Setup of run 1:
==> flow/design.v (excerpt) <==
module Test1
    #(   
    parameter W_IN        = 16,
    parameter W_IN_MODULE = 26,
    parameter BWIDTH      = 18,
    parameter FILTERWIDTH = 13,
    parameter AWIDTH      = 30,
    parameter DWIDTH      = 27,
    parameter DFWIDTH     = 18,
    parameter RWIDTH      = 8,
    parameter RFWIDTH     = 6,
    parameter DSPWIDTH    = 48,
    parameter MULTWIDTH   = DWIDTH + W_IN ,
    parameter RZEROS      = DFWIDTH - RFWIDTH,
    parameter W_OUT       = 16
) (
    input  wire clk,
    input  wire rst,
    input  wire [W_IN -1:0  	] s_chans_dataI,
    input  wire [W_IN -1:0  	] s_chans_dataQ,
    input  wire              	  s_chans_valid,
    input  wire [FILTERWIDTH-1:0] Filter_Coefficient,
    input  wire [FILTERWIDTH-1:0] Error_Coefficient,
    input  wire [RWIDTH-1:0     ] R_level,
    output wire              	  Valid_Out,
    output wire [W_IN_MODULE-1:0] OutputI,
    output wire [W_IN_MODULE-1:0] OutputQ
);
Size: about 8300 cells after synthesis, about 470 flip-flops.
clock: 7.37 ns
lec_check: 0
cap_margin: 5
core_margin: 2
core_utilization: 72
cts_cluster_size: 59
place_density: 0.64
setup_slack_margin: -0.14
slew_margin: 20
run.sh (not shown) runs the stock make flow with config.mk's settings and CLKGATE_MAP_FILE=.
| run 1 | all stages done | FAIL | negative setup slack |
Input changes introduced in run 2 (baseline for comparison: run 1):
- PLACE_DENSITY now 0.65, was 0.64
- CTS_CLUSTER_SIZE no longer set, was 59
- SETUP_SLACK_MARGIN now 0.92, was -0.14
- CAP_MARGIN now 0, was 5
- the clock period (ns, I/O delays scaled along) now 7.75, was 7.37
[summary]
The layout from run 2, despite a flow that completed every stage, fails the layout checks, with the failing checks listed as negative setup slack. Final critical-path setup slack, run 1 and run 2, lower one = run 1. Run 2 against run 1: count of buffers added by post-CTS timing repair for setup moved down, critical path required time moved up. On met2 layer usage reported by global route: between run 1 and run 2, it ends up higher for run 1. Compared with run 1, run 2 shows a via count of the first global-routing pass that is 2057 lower. In run 2 relative to run 1, first-pass GRT wire length had gone down by a few percent. Global-route usage ends up lower on run 2. Compared run 2 vs run 1, and maximum number of pins on one net before global-route repair is up in run 2.
diff inputs: run 2 => run 3
- GPL_ROUTABILITY_DRIVEN: unset -> 1
- PLACE_DENSITY_LB_ADDON: unset -> 0.28
- CTS_CLUSTER_DIAMETER: unset -> 100
- MIN_ROUTING_LAYER: unset -> met1
- TNS_END_PERCENT: unset -> 100
- MAX_ROUTING_LAYER: unset -> met5
- PLACE_DENSITY: 0.65 -> unset
- CAP_MARGIN: 0 -> 40
- SETUP_SLACK_MARGIN: 0.92 -> unset
- the clock period (ns, I/O delays scaled along): 7.75 -> 7.54
[summary]
STATUS run=run 3 STAGES=ALL_DONE FINAL_CHECKS=FAILED CAUSE=negative setup slack
Ran to the end and failed final checks on negative setup slack: run 2.
Sequential share of layout area delta (run 2 -> run 3): insignificant
Sequential group share of total power is lower on run 3
Re routed metal-1 wirelength: run 3 is about 3.7% up on run 2.
Run 2 -> run 3: cell area flat
Per the comparison of run 3 with run 2, final critical delay including setup and external delays went up; total power went up.
Run 3 vs run 2: number of cells on the worst reg-to-reg path up by more than 10%
Diff run 2 -> run 3 | length of routed met3 wiring | increase of 4300 um
Diff run 3..run 2 | sequential fraction of the synthesis area | unchanged
Between run 2 and run 3, the cell count went up.
Run 3 — share of the clock period used by the worst path after layout 4.2 points higher, run 2 as reference
--- input diff run 3..run 4 ---
- removing PLACE_DENSITY_LB_ADDON (formerly 0.28)
- removing MIN_ROUTING_LAYER (formerly met1)
- removing CTS_CLUSTER_DIAMETER (formerly 100)
- changing CAP_MARGIN from 40 to 20
- changing CORE_UTILIZATION from 72 to 47
- removing TNS_END_PERCENT (formerly 100)
- removing GPL_ROUTABILITY_DRIVEN (formerly 1)
- removing MAX_ROUTING_LAYER (formerly met5)
- changing the clock period (ns, I/O delays scaled along) from 7.54 to 9.42
==> comparison <==
Higher endpoint arrival time on the critical path goes to run 4 over run 3.
Wire length of the first global-routing pass was higher in the run labelled run 3.
Run 4 | status: complete | timing, DRC, antenna: pass
The setup slack of run 4 is larger than that of run 3.
When run 4 is set beside run 3, its first-iteration DRC count turns out to be 1899 smaller.
Diff run 3 -> run 4 | horizontal die dimension | up by more than 10%
Against run 3, run 4 comes in about 0.7% lower on combined flip-flop and latch cell area.
Run 4: area of the multi-input gates 2.1% below run 3


== job 7899 ==
Test1 again, from the RTL that the note above started with.
==> flow/config.mk <==
export PLATFORM = sky130hd
export DESIGN_NAME = Test1
export DESIGN_NICKNAME = Test1
export VERILOG_FILES = /design/flow/design.v
export SDC_FILE = /design/flow/constraint.sdc
export NUM_CORES = 4
export LEC_CHECK = 0
export ABC_AREA = 1
export CAP_MARGIN = 20
export CORE_MARGIN = 2
export CORE_UTILIZATION = 72
export CTS_CLUSTER_DIAMETER = 186
export PLACE_DENSITY_LB_ADDON = 0.22
export SETUP_SLACK_MARGIN = 0.92
export SLEW_MARGIN = 20
==> flow/constraint.sdc <==
create_clock -name core_clock -period 6.99 [get_ports {clk}]
set_input_delay 1.3980 -clock core_clock [delete_from_list [all_inputs] [get_ports {clk}]]
set_output_delay 1.3980 -clock core_clock [all_outputs]
set_load 0.01 [all_outputs]
The log for job 7899 ends in global routing (5_1_grt) with error GRT-0232, so the run never completed.
The inputs of job 2627 differ from those of job 7899 as listed below.
# job 7899
export LEC_CHECK = 0
export ABC_AREA = 1
export CAP_MARGIN = 20
export CORE_MARGIN = 2
export CORE_UTILIZATION = 72
export CTS_CLUSTER_DIAMETER = 186
export PLACE_DENSITY_LB_ADDON = 0.22
export SETUP_SLACK_MARGIN = 0.92
export SLEW_MARGIN = 20
create_clock -name core_clock -period 6.99 [get_ports {clk}]
# job 2627
export LEC_CHECK = 0
export CAP_MARGIN = 20
export CORE_MARGIN = 2
export CORE_UTILIZATION = 40
export SLEW_MARGIN = 20
create_clock -name core_clock -period 10.0 [get_ports {clk}]
==> comparison <==
Job 2627 went all the way through synthesis, placement and routing and the layout is clean on timing, DRC and antenna. [job 2627] die extent in x rose about 28% relative to job 7899. In the tables for job 7899 and job 2627, number of nets at floorplan reads lower with job 2627. In the metrics for job 7899 and job 2627, the one carrying the higher area fraction in mux cells is job 2627. Floorplan core density sits lower in job 2627 than in job 7899.
Relative to job 2627, the following input files were edited for job 4077:
# job 2627
export LEC_CHECK = 0
export CAP_MARGIN = 20
export CORE_MARGIN = 2
export CORE_UTILIZATION = 40
export SLEW_MARGIN = 20
create_clock -name core_clock -period 10.0 [get_ports {clk}]
# job 4077
export LEC_CHECK = 0
export CAP_MARGIN = 20
export CORE_MARGIN = 2
export CORE_UTILIZATION = 72
export PLACE_DENSITY = 0.66
export SETUP_SLACK_MARGIN = 0.88
export SLEW_MARGIN = 20
create_clock -name core_clock -period 7.51 [get_ports {clk}]
Results
Logic share of the area: job 4077 vs job 2627 down 3.1 points. Comparing job 2627 and job 4077, end-of-flow core utilization is lower on job 2627. In the metrics for job 2627 and job 4077, the one carrying the lower power is job 2627. Changes observed in job 4077 relative to job 2627: setup slack fell by 1.59 ns, count of cells resized by post-cts repair rose by 338, critical path depth rose by 6. Job 4077 completed end to end; final checks failed (setup timing). Note that the net load switching power recorded for job 2627 amounts to 0.66 times the value seen in job 4077. met5 as the highest layer used for signal routing was reported by job 4077, and met4 by job 2627.
Input changes introduced in job 7358 (baseline for comparison: job 4077):
# job 4077
export LEC_CHECK = 0
export CAP_MARGIN = 20
export CORE_MARGIN = 2
export CORE_UTILIZATION = 72
export PLACE_DENSITY = 0.66
export SETUP_SLACK_MARGIN = 0.88
export SLEW_MARGIN = 20
create_clock -name core_clock -period 7.51 [get_ports {clk}]
# job 7358
export LEC_CHECK = 0
export ABC_AREA = 1
export CAP_MARGIN = 20
export CORE_ASPECT_RATIO = 0.5
export CORE_MARGIN = 2
export CORE_UTILIZATION = 72
export CTS_CLUSTER_DIAMETER = 364
export CTS_CLUSTER_SIZE = 98
export SETUP_SLACK_MARGIN = -0.53
export SLEW_MARGIN = 20
export TNS_END_PERCENT = 5
create_clock -name core_clock -period 5.83 [get_ports {clk}]
Results
Job 4077 has lower simple-gate portion of the synthesized area than job 7358.
In the tables for job 7358 and job 4077, part of the Yosys area used for sequential elements reads higher with job 4077.
For job 7358, the flow was terminated by a tool error in global routing (5_1_grt) and produced no final design.
Job 7358 and job 4077 ended up with roughly the same number of clock sinks.
Job 7358 vs. job 4077: synthesized cell count grew by about 33%, placed instance area grew by 16%, area after synthesis grew by about 9%.


Test1 again, from the RTL that the note above started with.
## Test1
module Test1
    #(   
    parameter W_IN        = 16,
    parameter W_IN_MODULE = 26,
    parameter BWIDTH      = 18,
    parameter FILTERWIDTH = 13,
    parameter AWIDTH      = 30,
    parameter DWIDTH      = 27,
    parameter DFWIDTH     = 18,
    parameter RWIDTH      = 8,
    parameter RFWIDTH     = 6,
    parameter DSPWIDTH    = 48,
    parameter MULTWIDTH   = DWIDTH + W_IN ,
    parameter RZEROS      = DFWIDTH - RFWIDTH,
    parameter W_OUT       = 16
) (
    input  wire clk,
    input  wire rst,
    input  wire [W_IN -1:0  	] s_chans_dataI,
    input  wire [W_IN -1:0  	] s_chans_dataQ,
    input  wire              	  s_chans_valid,
    input  wire [FILTERWIDTH-1:0] Filter_Coefficient,
    input  wire [FILTERWIDTH-1:0] Error_Coefficient,
    input  wire [RWIDTH-1:0     ] R_level,
    output wire              	  Valid_Out,
    output wire [W_IN_MODULE-1:0] OutputI,
    output wire [W_IN_MODULE-1:0] OutputQ
);
wire        [W_IN_MODULE:0] Module_Out;  
wire signed [DSPWIDTH-1:0 ] EMA_Out ;    
wire signed [DWIDTH+6:0   ] EMA_Out_Shift;  
wire signed [DWIDTH-1:0   ] EMA_Out_Round;  
wire        [DWIDTH-1:0   ] R_with_zeros;
wire signed [DSPWIDTH-1:0 ] Error_Out ;
wire signed [DWIDTH+6:0   ] Error_Out_Shift;  
wire signed [DWIDTH-1:0   ] Error_Out_Round;  
wire valid_connection,valid_error,valid_out_error;
reg   [0:0]  Valid_1,Valid_2;
reg  signed [W_IN-1:0       ] received_Qsignal;
reg  signed [W_IN-1:0       ] received_Isignal;
reg  signed [MULTWIDTH-1:0  ] first_Qmult;
reg  signed [MULTWIDTH-1:0  ] first_Imult;
wire signed [W_IN_MODULE-1:0] first_Qmult_round ;
wire signed [W_IN_MODULE-1:0] first_Imult_round ;
wire signed [W_IN-1:0       ] Satureted_real;
wire signed [W_IN-1:0       ] Satureted_imag;
reg  signed [W_IN_MODULE-1:0] Q_out_reg;
reg  signed [W_IN_MODULE-1:0] I_out_reg;
    assign Valid_Out  = valid_out_error;
  ...
clock: 7.54 ns
lec_check: 0
cap_margin: 40
core_margin: 2
core_utilization: 72
cts_cluster_diameter: 100
cts_cluster_size: 13
gpl_routability_driven: 1
max_routing_layer: met5
min_routing_layer: met1
place_density_lb_addon: 0.06
slew_margin: 20
tns_end_percent: 100
The first run reached the layout checks and failed them: setup timing.
Edit:
PLACE_DENSITY_LB_ADDON = 0.04   (was 0.06)
SETUP_SLACK_MARGIN = 2.25   (was not set)
What happened:
- The new run reached the layout checks and failed them: setup timing
- clock power rises by about 3%
- routed wire length rises by 2.9%
- first-iteration DRC count falls by about 10%
Edit:
CAP_MARGIN = 20   (was 40)
CORE_UTILIZATION = 40   (was 72)
CTS_CLUSTER_DIAMETER = not set   (was 100)
CTS_CLUSTER_SIZE = not set   (was 13)
GPL_ROUTABILITY_DRIVEN = not set   (was 1)
MAX_ROUTING_LAYER = not set   (was met5)
MIN_ROUTING_LAYER = not set   (was met1)
PLACE_DENSITY_LB_ADDON = not set   (was 0.04)
SETUP_SLACK_MARGIN = not set   (was 2.25)
TNS_END_PERCENT = not set   (was 100)
clock period = 9.42 ns   (was 7.54 ns; I/O delays follow)
This time the run completed with no timing, DRC or antenna violations.
Total power went down by 20%.
Worst setup slack gets better by 0.85 ns.
Final cell count is higher by 5.5%.
Synthesized cell count does not change.
Global-route usage came out lower by 18 points.
Final area went down by 6.9%.
Edit:
CAP_MARGIN = 0   (was 20)
CORE_UTILIZATION = 72   (was 40)
CTS_CLUSTER_DIAMETER = 360   (was not set)
CTS_CLUSTER_SIZE = 22   (was not set)
PLACE_DENSITY = 0.65   (was not set)
SETUP_SLACK_MARGIN = 0.92   (was not set)
clock period = 7.75 ns   (was 9.42 ns; I/O delays follow)
Result:
- The changed run produced a layout that fails on setup timing
- sequential power rises by 15%
- fmax rises by 12%
- clock power fell by 48%
Power and IR drop assume default switching activity.
